==> run F <==
==> flow/design.v <==
module mult(y,a,b);  
	output logic [15:0] y;
	input  logic [7:0] a,b;
	logic [15:0] y_tmp;
	logic [7:0]  a_tmp;
	logic [7:0]  b_tmp;
	logic [14:0] c1;
	logic [10:0] c2;            
	logic [14:0] out1;
	logic [12:0] out2;
	logic [10:0] out3;
	logic [8:0]  out4;
	logic [14:0] m_temp0;
	logic [13:0] m_temp1;
	logic [12:0] m_temp2;
	logic [11:0] m_temp3;
	logic [10:0] m_temp4;
	logic [9:0]  m_temp5;
	logic [8:0]  m_temp6;
	logic [7:0]  m_temp7;
	always_comb
		begin
			if(a[7])
				begin
					a_tmp = ~a+1'b1;
					if(b[7])
						begin
							b_tmp = ~b+1'b1;
							y = y_tmp ;
						end
					else
						begin
							b_tmp = b;
							y = ~y_tmp+1'b1;
						end
				end
			else
				begin
					a_tmp = a;
					if(b[7])
						begin
							b_tmp = ~b+1'b1;
							y = ~y_tmp+1'b1;
						end
					else
						begin
							b_tmp = b;
							y = y_tmp;
						end
				end
		end
	always_comb
		begin
			out1 = m_temp0 + m_temp1;
			out2 = m_temp2 + m_temp3;
			out3 = m_temp4 + m_temp5;
			out4 = m_temp6 + m_temp7;
			c1   = out1    + out2;
			c2   = out3    + out4;
			y_tmp= c1      + c2;
		end
	always_comb
		begin		
			m_temp0[14:7] = b_tmp[7]?a_tmp:8'b00000000;
			m_temp0[6:0]  = 7'b0000000;
			m_temp1[13:6] = b_tmp[6]?a_tmp:8'b00000000;
			m_temp1[5:0]  = 6'b000000;
			m_temp2[12:5] = b_tmp[5]?a_tmp:8'b00000000;
			m_temp2[4:0]  = 5'b00000;
			m_temp3[11:4] = b_tmp[4]?a_tmp:8'b00000000;
			m_temp3[3:0]  = 4'b0000;
			m_temp4[10:3] = b_tmp[3]?a_tmp:8'b00000000;
			m_temp4[2:0]  = 3'b000;
			m_temp5[9:2]  = b_tmp[2]?a_tmp:8'b00000000;
			m_temp5[1:0]  = 2'b00;
			m_temp6[8:1]  = b_tmp[1]?a_tmp:8'b00000000;
			m_temp6[0]    = 1'b0;
			m_temp7       = b_tmp[0]?a_tmp:8'b00000000;
		end
endmodule
	module cnm(rep,imp,rea,ima,req,imq);  
	output logic signed[15:0] rep, imp;
	input  logic signed[7:0] rea, req, ima, imq;
	logic signed[15:0] y0,y1,y2,y3;
	mult reaXreq (.y(y0), .a(rea), .b(req));
	mult imaXimq (.y(y1), .a(ima), .b(imq));
	mult reaXimq (.y(y2), .a(rea), .b(imq));
	mult imaXreq (.y(y3), .a(ima), .b(req));
	always_comb
		begin
			rep = y0-y1;
			imp = y2+y3;
		end
endmodule
module cnm_top (
    input  logic               clk,
    input  logic               rst,
    input  logic               in_valid,
    input  logic signed [7:0]  rea,
    input  logic signed [7:0]  ima,
    input  logic signed [7:0]  req,
    input  logic signed [7:0]  imq,
    output logic               out_valid,
    output logic signed [15:0] rep,
    output logic signed [15:0] imp
);
    logic signed [7:0]  rea_r, ima_r, req_r, imq_r;
    logic               valid_r;
    logic signed [15:0] rep_c, imp_c;
    cnm cnm (.rep(rep_c), .imp(imp_c), .rea(rea_r), .ima(ima_r), .req(req_r), .imq(imq_r));
    always_ff @(posedge clk) begin
        rea_r <= rea;
        ima_r <= ima;
        req_r <= req;
        imq_r <= imq;
        rep   <= rep_c;
        imp   <= imp_c;
        if (rst) begin
            valid_r   <= 1'b0;
            out_valid <= 1'b0;
        end else begin
            valid_r   <= in_valid;
            out_valid <= valid_r;
        end
    end
endmodule
==> flow/run.sh <==
#!/bin/bash
# the make line also repeats each setting of config.mk as NAME=value (left out here)
make -C /OpenROAD-flow-scripts/flow DESIGN_CONFIG=/design/flow/config.mk WORK_HOME=/design/flow/orfs CLKGATE_MAP_FILE= finish
==> flow/config.mk <==
export PLATFORM = sky130hd
export DESIGN_NAME = cnm_top
export DESIGN_NICKNAME = cnm_top
export VERILOG_FILES = /design/flow/design.v
export SDC_FILE = /design/flow/constraint.sdc
export NUM_CORES = 4
export LEC_CHECK = 0
export CAP_MARGIN = 5
export CELL_PAD_IN_SITES_DETAIL_PLACEMENT = 1
export CORE_MARGIN = 7
export CORE_UTILIZATION = 68
export CTS_CLUSTER_SIZE = 17
export GPL_ROUTABILITY_DRIVEN = 0
export GPL_TIMING_DRIVEN = 1
export MAX_ROUTING_LAYER = met4
export MIN_ROUTING_LAYER = met2
export PLACE_DENSITY_LB_ADDON = 0.3
export SLEW_MARGIN = 40
export TNS_END_PERCENT = 35
==> flow/constraint.sdc <==
create_clock -name core_clock -period 4.54 [get_ports {clk}]
set_input_delay 0.9080 -clock core_clock [delete_from_list [all_inputs] [get_ports {clk}]]
set_output_delay 0.9080 -clock core_clock [all_outputs]
set_load 0.01 [all_outputs]
==> run X (differences from run F) <==
==> flow/config.mk (replaced) <==
export PLATFORM = sky130hd
export DESIGN_NAME = cnm_top
export DESIGN_NICKNAME = cnm_top
export VERILOG_FILES = /design/flow/design.v
export SDC_FILE = /design/flow/constraint.sdc
export NUM_CORES = 4
export LEC_CHECK = 0
export ABC_AREA = 1
export CAP_MARGIN = 20
export CORE_MARGIN = 2
export CORE_UTILIZATION = 62
export CTS_CLUSTER_DIAMETER = 373
export CTS_CLUSTER_SIZE = 99
export SLEW_MARGIN = 20
==> flow/constraint.sdc (replaced) <==
create_clock -name core_clock -period 6.23 [get_ports {clk}]
set_input_delay 1.2460 -clock core_clock [delete_from_list [all_inputs] [get_ports {clk}]]
set_output_delay 1.2460 -clock core_clock [all_outputs]
set_load 0.01 [all_outputs]
==> run B (differences from run F) <==
--- a/flow/config.mk
+++ b/flow/config.mk
@@ -6,14 +6,16 @@
 export NUM_CORES = 4
 export LEC_CHECK = 0
+export ABC_AREA = 1
 export CAP_MARGIN = 5
 export CELL_PAD_IN_SITES_DETAIL_PLACEMENT = 1
+export CELL_PAD_IN_SITES_GLOBAL_PLACEMENT = 3
 export CORE_MARGIN = 7
-export CORE_UTILIZATION = 68
+export CORE_UTILIZATION = 36
 export CTS_CLUSTER_SIZE = 17
 export GPL_ROUTABILITY_DRIVEN = 0
 export GPL_TIMING_DRIVEN = 1
-export MAX_ROUTING_LAYER = met4
+export MAX_ROUTING_LAYER = met5
 export MIN_ROUTING_LAYER = met2
 export PLACE_DENSITY_LB_ADDON = 0.3
-export SLEW_MARGIN = 40
+export SLEW_MARGIN = 5
 export TNS_END_PERCENT = 35
==> flow/constraint.sdc (replaced) <==
create_clock -name core_clock -period 5.9 [get_ports {clk}]
set_input_delay 1.1800 -clock core_clock [delete_from_list [all_inputs] [get_ports {clk}]]
set_output_delay 1.1800 -clock core_clock [all_outputs]
set_load 0.01 [all_outputs]
==> run Y (differences from run F) <==
==> flow/config.mk (replaced) <==
export PLATFORM = sky130hd
export DESIGN_NAME = cnm_top
export DESIGN_NICKNAME = cnm_top
export VERILOG_FILES = /design/flow/design.v
export SDC_FILE = /design/flow/constraint.sdc
export NUM_CORES = 4
export LEC_CHECK = 0
export CAP_MARGIN = 20
export CORE_MARGIN = 2
export CORE_UTILIZATION = 40
export CTS_CLUSTER_SIZE = 55
export PLACE_DENSITY_LB_ADDON = 0.16
export SLEW_MARGIN = 35
export TNS_END_PERCENT = 80
==> flow/constraint.sdc (replaced) <==
create_clock -name core_clock -period 7.0 [get_ports {clk}]
set_input_delay 1.4000 -clock core_clock [delete_from_list [all_inputs] [get_ports {clk}]]
set_output_delay 1.4000 -clock core_clock [all_outputs]
set_load 0.01 [all_outputs]
==> out/metrics.yaml <==
outcome: "finished with violations"
violations: "setup timing"
die_w_um: 152
fp_util_pct: 62.7
syn-num-nets: 2428
ys_types: 42
yosysTopAreaCellShare_pct: 17.9
area_leaders: "ha_1, nand2_1, inv_1"
xor_share_pct: 10.7
ys_sh_aoi_pct: 8.79
die_area_sq_mm: 0.0231
syn_avg_cell_area_sq_um: 6.39
synth_stat.cells: 2129
die-height_um: 152
ys_seq_share_pct: 9.72
setup_viol: 2
netlist_instances: 2129
common_cells: "nand2_1, inv_1, nor2_1, ha_1, nand3_1"
setup_ws_ns: -0.0692
the above is filed under run X

==> out/metrics.yaml <==
outcome: "finished with violations"
violations: "setup timing"
common_cells: "nand2_1, inv_1, nor2_1, ha_1, nand3_1"
setup_ws_ns: -0.583
synth_stat.cells: 2129
area_leaders: "ha_1, nand2_1, inv_1"
cts_tree: "yes"
ys_seq_share_pct: 9.72
setup_viol: 13
fp_util_pct: 36.4
yosysTopAreaCellShare_pct: 17.9
syn_avg_cell_area_sq_um: 6.39
xor_share_pct: 10.7
die-height_um: 208
ys_sh_aoi_pct: 8.79
hp-start: "valid_r$_SDFF_PP0_"
netlist_instances: 2129
ys_types: 42
die_area_sq_mm: 0.0434
syn-num-nets: 2428
the above is filed under run B

==> out/metrics.yaml <==
outcome: "stopped before the end"
haltStage: "3_5_place_dp"
error_line: "[ERROR DPL-0033] detailed placement checks failed during check placement."
yosysTopAreaCellShare_pct: 19.5
area_leaders: "ha_1, fa_1, dfxtp_1"
syn_avg_cell_area_sq_um: 7.71
netlist_instances: 1616
syn-num-nets: 1915
xor_share_pct: 18.2
die_w_um: 149
ys_types: 57
die-height_um: 149
die_area_sq_mm: 0.0223
ys_seq_share_pct: 10.6
ys_sh_aoi_pct: 15.2
common_cells: "nor2_1, ha_1, inv_1, xnor2_1, nand2_1"
the above is filed under run F

==> out/metrics.yaml <==
outcome: "timing/DRC/antenna clean"
syn-num-nets: 1915
area_leaders: "ha_1, fa_1, dfxtp_1"
ys_sh_aoi_pct: 15.2
common_cells: "nor2_1, ha_1, inv_1, xnor2_1, nand2_1"
final_cells: 2191
xor_share_pct: 18.2
fp_util_pct: 40.6
syn_avg_cell_area_sq_um: 7.71
die-height_um: 181
synth_stat.cells: 1616
yosysTopAreaCellShare_pct: 19.5
die_w_um: 181
setup_viol: 0
die_area_sq_mm: 0.0326
the above is filed under run Y


========
==> exp/nickel: inputs <==
Starts from the design.v that is shown in full above.
make LEC_CHECK=0 CAP_MARGIN=0 CELL_PAD_IN_SITES_DETAIL_PLACEMENT=0 CORE_MARGIN=2 CORE_UTILIZATION=65 CTS_CLUSTER_SIZE=73 GPL_TIMING_DRIVEN=1 PLACE_DENSITY_LB_ADDON=0.01 SETUP_SLACK_MARGIN=1.19 SLEW_MARGIN=40 TNS_END_PERCENT=20 finish   # period 7.29 ns
run.sh (not shown) runs the stock make flow with config.mk's settings and CLKGATE_MAP_FILE=.
==> exp/delta: changes against exp/nickel <==
Settings changed: CORE_ASPECT_RATIO set to 0.88, CORE_UTILIZATION 65 to 72, CTS_CLUSTER_SIZE 73 to 36, PLACE_DENSITY_LB_ADDON 0.01 to 0.0, SETUP_SLACK_MARGIN 1.19 to unset.
==> flow/constraint.sdc (replaced) <==
create_clock -name core_clock -period 6.9 [get_ports {clk}]
set_input_delay 1.3800 -clock core_clock [delete_from_list [all_inputs] [get_ports {clk}]]
set_output_delay 1.3800 -clock core_clock [all_outputs]
set_load 0.01 [all_outputs]
==> exp/raven: changes against exp/nickel <==
Settings changed: ABC_AREA set to 1, CORE_UTILIZATION 65 to 70, CTS_CLUSTER_DIAMETER set to 231, CTS_CLUSTER_SIZE 73 to 15, PLACE_DENSITY_LB_ADDON 0.01 to unset, SETUP_SLACK_MARGIN 1.19 to -0.06.
==> flow/constraint.sdc (replaced) <==
create_clock -name core_clock -period 1.47 [get_ports {clk}]
set_input_delay 0.2940 -clock core_clock [delete_from_list [all_inputs] [get_ports {clk}]]
set_output_delay 0.2940 -clock core_clock [all_outputs]
set_load 0.01 [all_outputs]
==> results <==
exp/delta produced a layout that fails on setup timing. exp/raven did not get past clock tree synthesis (4_1_cts). exp/nickel completed without violations. Against exp/nickel, the global-route usage of exp/delta is higher by 1.0 points. In flip-flop count, exp/delta and exp/nickel do not differ. In exp/nickel the setup slack is higher than in exp/delta, by 0.86 ns. Of exp/delta and exp/nickel, exp/delta has the higher critical path depth (gap 2). Between exp/nickel and exp/delta, the lower non-clock buffer count is in exp/delta (gap 11). In exp/delta the via count is larger than in exp/nickel, by 7.3%. Between exp/nickel and exp/delta, the lower utilization is in exp/nickel (gap 4.0 points). In exp/delta the first-iteration DRC count is higher than in exp/nickel, by 140%.
